onyx:
## CPU
module CPU(
    input logic clk,
    input logic rst,
    output logic [31:0] im_addr,
    input  logic [31:0] im_rdata,     
    output logic [31:0] dm_addr,
    output logic [31:0] dm_wdata,    
    output logic [3:0]  dm_web,       
    input  logic [31:0] dm_rdata      
);
logic [31:0] IF_PC;
logic [31:0] IF_pc4;
logic [31:0] IF_PC_next;
logic [31:0] IF_instr;
logic [31:0] ID_PC;
logic [31:0] ID_pc4;
logic [31:0] ID_instr;
logic IF_ID_stall;
logic IF_ID_flush;
logic [6:0] ID_opcode;
logic [4:0] ID_rd;
logic [2:0] ID_funct3;
logic [4:0] ID_rs1;
logic [4:0] ID_rs2;
logic [6:0] ID_funct7;
logic [31:0] ID_rs1_data;
logic [31:0] ID_rs2_data;
logic [31:0] ID_imm;
logic [1:0] ID_ALUOp;
logic [1:0] ID_ALUSrcA;
logic ID_ALUSrcB;
logic ID_Branch;
logic ID_Jal;
logic ID_Jalr;
logic ID_MemWrite;
logic ID_MemRead;
logic ID_RegWrite;
logic [1:0] ID_ResultSrc;
logic [3:0] ID_ALUControl;
logic [31:0] ID_pc_imm;
logic [31:0] ID_jalr_target;
logic ID_eq;
logic ID_lt;
logic ID_ltu;
logic ID_take_branch;
logic [1:0] ID_PCSel;
logic [1:0] ID_ForwardA;
logic [1:0] ID_ForwardB;
logic [31:0] ID_forward_rs1;
logic [31:0] ID_forward_rs2;
logic ID_Branch_Stall;
logic ID_EX_flush;
logic [31:0] EX_PC;
logic [31:0] EX_pc4;
logic [31:0] EX_rs1_data;
logic [31:0] EX_rs2_data;
logic [31:0] EX_imm;
logic [4:0] EX_rs1;
logic [4:0] EX_rs2;
logic [4:0] EX_rd;
logic [2:0] EX_funct3;
logic [3:0] EX_ALUControl;
logic [1:0] EX_ALUSrcA;
logic EX_ALUSrcB;
logic EX_MemWrite;
logic EX_MemRead;
logic EX_RegWrite;
logic [1:0] EX_ResultSrc;
logic [31:0] EX_alu_in1;
logic [31:0] EX_alu_in2;
logic [31:0] EX_alu_result;
logic [1:0] ForwardA;
logic [1:0] ForwardB;
logic [31:0] EX_forward_rs1;
logic [31:0] EX_forward_rs2;
logic [31:0] MEM_pc4;
logic [31:0] MEM_alu_result;
logic [31:0] MEM_rs2_data;
  ...
For scale: roughly 6300 cells after synthesis, ~1500 flip-flops, about 83000 um2 of cells after synthesis.
clock: 6.18 ns
lec_check: 0
abc_area: 0
cap_margin: 20
cell_pad_in_sites_global_placement: 0
core_margin: 3
core_utilization: 69
cts_cluster_size: 37
gpl_routability_driven: 1
gpl_timing_driven: 1
hold_slack_margin: 0.28
max_routing_layer: met5
place_density_lb_addon: 0.0
setup_slack_margin: 0.93
slew_margin: 20
run.sh (not shown) runs the stock make flow with config.mk's settings and CLKGATE_MAP_FILE=.
onyx: aborted in global routing (5_1_grt) (tool error)
Modified inputs, garnet compared to onyx
==> flow/config.mk <==
export PLATFORM = sky130hd
export DESIGN_NAME = CPU
export DESIGN_NICKNAME = CPU
export VERILOG_FILES = /design/flow/design.v
export SDC_FILE = /design/flow/constraint.sdc
export NUM_CORES = 4
export LEC_CHECK = 0
export CAP_MARGIN = 20
export CORE_MARGIN = 2
export CORE_UTILIZATION = 58
export SLEW_MARGIN = 20
==> flow/constraint.sdc <==
create_clock -name core_clock -period 4.43 [get_ports {clk}]
set_input_delay 0.8860 -clock core_clock [delete_from_list [all_inputs] [get_ports {clk}]]
set_output_delay 0.8860 -clock core_clock [all_outputs]
set_load 0.01 [all_outputs]
--- outcome ---
- Compared with onyx, garnet degrades area enclosed by the die boundary.
- Diff onyx and garnet: overall die width higher in garnet
- garnet vs onyx — die span in y climbed by a little under 10%
- Cell resize tally after clock tree synthesis, onyx and garnet: smaller value in garnet
- Summary of garnet over onyx: CTS H-tree depth ~0 delta; row count +13; worst slack after detailed placement -1.22 ns.
- Although it ran to completion, garnet produced a layout that fails the final checks because of setup timing.
- Cts-stage hold buffer count across onyx and garnet: no real change.
Setup changes, garnet to pepper
--- a/flow/config.mk
+++ b/flow/config.mk
@@ -10 +10,2 @@
-export CORE_UTILIZATION = 58
+export CORE_UTILIZATION = 40
+export SETUP_SLACK_MARGIN = 1.59
@@ -11,0 +13 @@
+export TNS_END_PERCENT = 80
==> flow/constraint.sdc <==
create_clock -name core_clock -period 8.5 [get_ports {clk}]
set_input_delay 1.7000 -clock core_clock [delete_from_list [all_inputs] [get_ports {clk}]]
set_output_delay 1.7000 -clock core_clock [all_outputs]
set_load 0.01 [all_outputs]
pepper did not stop at any stage, and its layout met the timing, DRC and antenna checks.
garnet vs pepper, slowest library cell on the worst path: sky130_fd_sc_hd__mux4_2 vs sky130_fd_sc_hd__nor2b_4
In pepper the length in cells of the worst reg-to-reg path turned out 9 lower than in garnet.
pepper vs. garnet: met1 track utilization from global routing fell 20 points, combinational gate area fell about 6%, die outline area rose 65000 um2.
Per the comparison of pepper with garnet, area reported by Yosys stat has remained practically unchanged, proportion of cell area occupied by multi-input gates has increased, placer's final routability congestion estimate has decreased, switching power share of the total has increased.
The estimated power of pepper ends up lower than the estimate for garnet.
STATUS final worst setup slack: pepper wins against garnet

========
CPU again, from the RTL that the note above started with.
export LEC_CHECK = 0
export CAP_MARGIN = 0
export CORE_MARGIN = 2
export CORE_UTILIZATION = 66
export CTS_CLUSTER_DIAMETER = 361
export HOLD_SLACK_MARGIN = -0.08
export PLACE_DENSITY = 0.6
export SETUP_SLACK_MARGIN = 1.32
export SLEW_MARGIN = 20
export TNS_END_PERCENT = 5
create_clock -name core_clock -period 5.88 [get_ports {clk}]
The baseline did not get past 5_1_grt (GRT-0116).
Rerun with:
Settings changed: CAP_MARGIN 0 to 20, CORE_UTILIZATION 66 to 60, HOLD_SLACK_MARGIN -0.08 to not set, PLACE_DENSITY 0.6 to not set, PLACE_DENSITY_LB_ADDON set to 0.0.
Clock period 5.88 ns to 4.59 ns, I/O delays scaled along.
Result: With this change the flow finished with negative setup slack left; die area increases by 9.9%; synthesized area does not change; synthesized cell count does not change.
Rerun with:
Settings changed: CORE_UTILIZATION 60 to 40, CTS_CLUSTER_DIAMETER 361 to not set, PLACE_DENSITY set to 0.6, PLACE_DENSITY_LB_ADDON 0.0 to not set, SETUP_SLACK_MARGIN 1.32 to not set, TNS_END_PERCENT 5 to not set.
Clock period 4.59 ns to 4.6 ns, I/O delays scaled along.
Effect: The new run reached the layout checks and failed them: negative setup slack; routed wire length is lower by 12%; power decreases by 1.5%; count of clock-buffer cells in the layout goes up by 17; setup slack gets better by 0.38 ns; clock power stays flat.
Rerun with:
Settings changed: CORE_ASPECT_RATIO set to 1.01, GPL_TIMING_DRIVEN set to 0, PLACE_DENSITY 0.6 to not set, TNS_END_PERCENT set to 80.
Clock period 4.6 ns to 8.5 ns, I/O delays scaled along.
Outcome:
- The changed run reached the layout checks and failed them: negative setup slack
- cell count fell by 9.0%
- setup slack gets better by 1.5 ns
- cell area decreases by 8.3%
- critical path depth went down by 4
- via count shrinks by 1.6%
- total power falls by 47%
- clock skew drops by 0.020 ns
- area after synthesis does not change
- non-clock buffer count shrinks by 907
Rerun with:
Settings changed: CORE_ASPECT_RATIO 1.01 to not set, CORE_UTILIZATION 40 to 61, GPL_TIMING_DRIVEN 0 to not set, SETUP_SLACK_MARGIN set to 1.16, TNS_END_PERCENT 80 to 5.
Clock period 8.5 ns to 4.43 ns, I/O delays scaled along.
=> The changed run finished but fails on negative setup slack; setup slack is worse by 2.1 ns; sequential power grows by 88%; worst hold slack is worse by 0.012 ns; routed wire length grows by 3.7%; core utilization grows by 32 points; sequential cell count stays the same; global-route usage grows by 19 points; die area shrinks by 34%.

========
main:
CPU again, from the RTL that the note above started with.
## CPU
module CPU(
    input logic clk,
    input logic rst,
    output logic [31:0] im_addr,
    input  logic [31:0] im_rdata,     
    output logic [31:0] dm_addr,
    output logic [31:0] dm_wdata,    
    output logic [3:0]  dm_web,       
    input  logic [31:0] dm_rdata      
);
clock: 5.83 ns
lec_check: 0
cap_margin: 0
core_margin: 2
core_utilization: 69
cts_cluster_diameter: 365
cts_cluster_size: 40
hold_slack_margin: 0.28
place_density_lb_addon: 0.0
setup_slack_margin: 1.32
slew_margin: 20
main never completed, since it errored out during 5_1_grt.
Relative to main, the following input files were edited for the feature branch:
Settings: HOLD_SLACK_MARGIN: 0.28 -> unset; CAP_MARGIN: 0 -> 20; CTS_CLUSTER_SIZE: 40 -> unset; CORE_UTILIZATION: 69 -> 62; SETUP_SLACK_MARGIN: 1.32 -> unset; PLACE_DENSITY: unset -> 0.6; PLACE_DENSITY_LB_ADDON: 0.0 -> unset; CTS_CLUSTER_DIAMETER: 365 -> unset; the clock period (ns, I/O delays scaled along): 5.83 -> 7.98.
==> results <==
Looking at the reports, the feature branch completed the entire flow and the layout it produced met the timing, DRC and antenna checks. [the feature branch] number of buffers added for setup after CTS fell 50 relative to main. The run showing the smaller standard cell core area is main. Going from main to the feature branch, total die size grows by about 11%. Compared with main, detailed placer's ending HPWL in the feature branch decreased by more than 10%. The feature branch ends up with a cell area reported after detailed placement that is 5.5% lower than in main.

========
== build 95 ==
Starting RTL as in the previous note.
clock: 4.21 ns
lec_check: 0
abc_area: 0
cap_margin: 20
core_margin: 2
core_utilization: 72
cts_cluster_diameter: 97
cts_cluster_size: 60
place_density: 0.35
setup_slack_margin: 0.57
slew_margin: 20
In the summary table, build 95 is marked failed, with error GRT-0116 raised in 5_1_grt.
Input-level comparison between build 48 and build 95:
==> flow/config.mk <==
export PLATFORM = sky130hd
export DESIGN_NAME = CPU
export DESIGN_NICKNAME = CPU
export VERILOG_FILES = /design/flow/design.v
export SDC_FILE = /design/flow/constraint.sdc
export NUM_CORES = 4
export LEC_CHECK = 0
export CAP_MARGIN = 20
export CORE_MARGIN = 2
export CORE_UTILIZATION = 40
export PLACE_DENSITY = 0.6
export SLEW_MARGIN = 20
==> flow/constraint.sdc <==
create_clock -name core_clock -period 7.98 [get_ports {clk}]
set_input_delay 1.5960 -clock core_clock [delete_from_list [all_inputs] [get_ports {clk}]]
set_output_delay 1.5960 -clock core_clock [all_outputs]
set_load 0.01 [all_outputs]
Notes after the runs:
As far as mux cell area share after synthesis goes, build 48 and build 95 are indistinguishable; the numbers are identical.
Summary of build 95 and build 48: one run falls short of a clean finish, namely build 95.
Build 95: GRT-0116 in 5_1_grt -> run aborted
Build 48 against build 95: cell area after synthesis roughly the same; post-CTS resize count lower; post-synth tally of flip-flops with integrated enable roughly the same.
Going from build 95 to build 48, pre-CTS setup slack grew by 3.60 ns, die height grew by 120 um, initial standard-cell utilization of the core shrank by 33 points, area inside the core boundary grew by about 80%.
The inputs of build 96 differ from those of build 48 as listed below.
diff --git a/flow/config.mk b/flow/config.mk
--- a/flow/config.mk
+++ b/flow/config.mk
@@ -9,3 +9,4 @@
 export CORE_MARGIN = 2
-export CORE_UTILIZATION = 40
+export CORE_UTILIZATION = 58
+export CTS_CLUSTER_SIZE = 100
 export PLACE_DENSITY = 0.6
==> flow/constraint.sdc <==
create_clock -name core_clock -period 5.39 [get_ports {clk}]
set_input_delay 1.0780 -clock core_clock [delete_from_list [all_inputs] [get_ports {clk}]]
set_output_delay 1.0780 -clock core_clock [all_outputs]
set_load 0.01 [all_outputs]
Results
Build 96 finished all stages; layout check result: FAIL, due to setup timing.
Maximum fanout count along the critical path: build 96 < build 48
STATUS minimum setup slack in the final design: build 96 loses against build 48
Going from build 48 to build 96, the die area was shrunk.
Compared with build 48, build 96 shows a higher non-clock buffer count.
Build 96 has final clock skew above what build 48 had.
Going from build 48 to build 96, post-placement setup slack fell by 1.70 ns; post-cts resize count up 304; time the worst path needs with I/O delays and setup -1.68 ns; clock-buffer cell count -19.
Here is what was changed in the inputs of build 64 compared with build 96.
diff --git a/flow/config.mk b/flow/config.mk
--- a/flow/config.mk
+++ b/flow/config.mk
@@ -9,5 +9,3 @@
 export CORE_MARGIN = 2
-export CORE_UTILIZATION = 58
-export CTS_CLUSTER_SIZE = 100
-export PLACE_DENSITY = 0.6
+export CORE_UTILIZATION = 59
 export SLEW_MARGIN = 20
==> flow/constraint.sdc <==
create_clock -name core_clock -period 4.21 [get_ports {clk}]
set_input_delay 0.8420 -clock core_clock [delete_from_list [all_inputs] [get_ports {clk}]]
set_output_delay 0.8420 -clock core_clock [all_outputs]
set_load 0.01 [all_outputs]
Notes after the runs:
Build 64: flow complete, layout not clean; failing: setup timing
Build 64 ended up with sky130_fd_sc_hd__o211ai_1 as its master of the slowest instance on the critical path; build 96 ended up with sky130_fd_sc_hd__dfrtp_4.
Going from build 96 to build 64, non-filler instance count after layout grew by a few percent.
Compared with build 96, build 64 shows a higher portion of the layout cell area used by non-clock buffers.
Row count of clock-buffer cells in the layout: build 64 higher / build 96 lower
Going from build 96 to build 64, least setup slack across all paths after layout shrinks by 1.52 ns.
Build 64 ends up with lower worst hold margin than build 96 does.
Against build 96 as the reference, build 64 delivers a higher via density per instance.
No activity file was given, so power comes from the tool's default toggle rates.
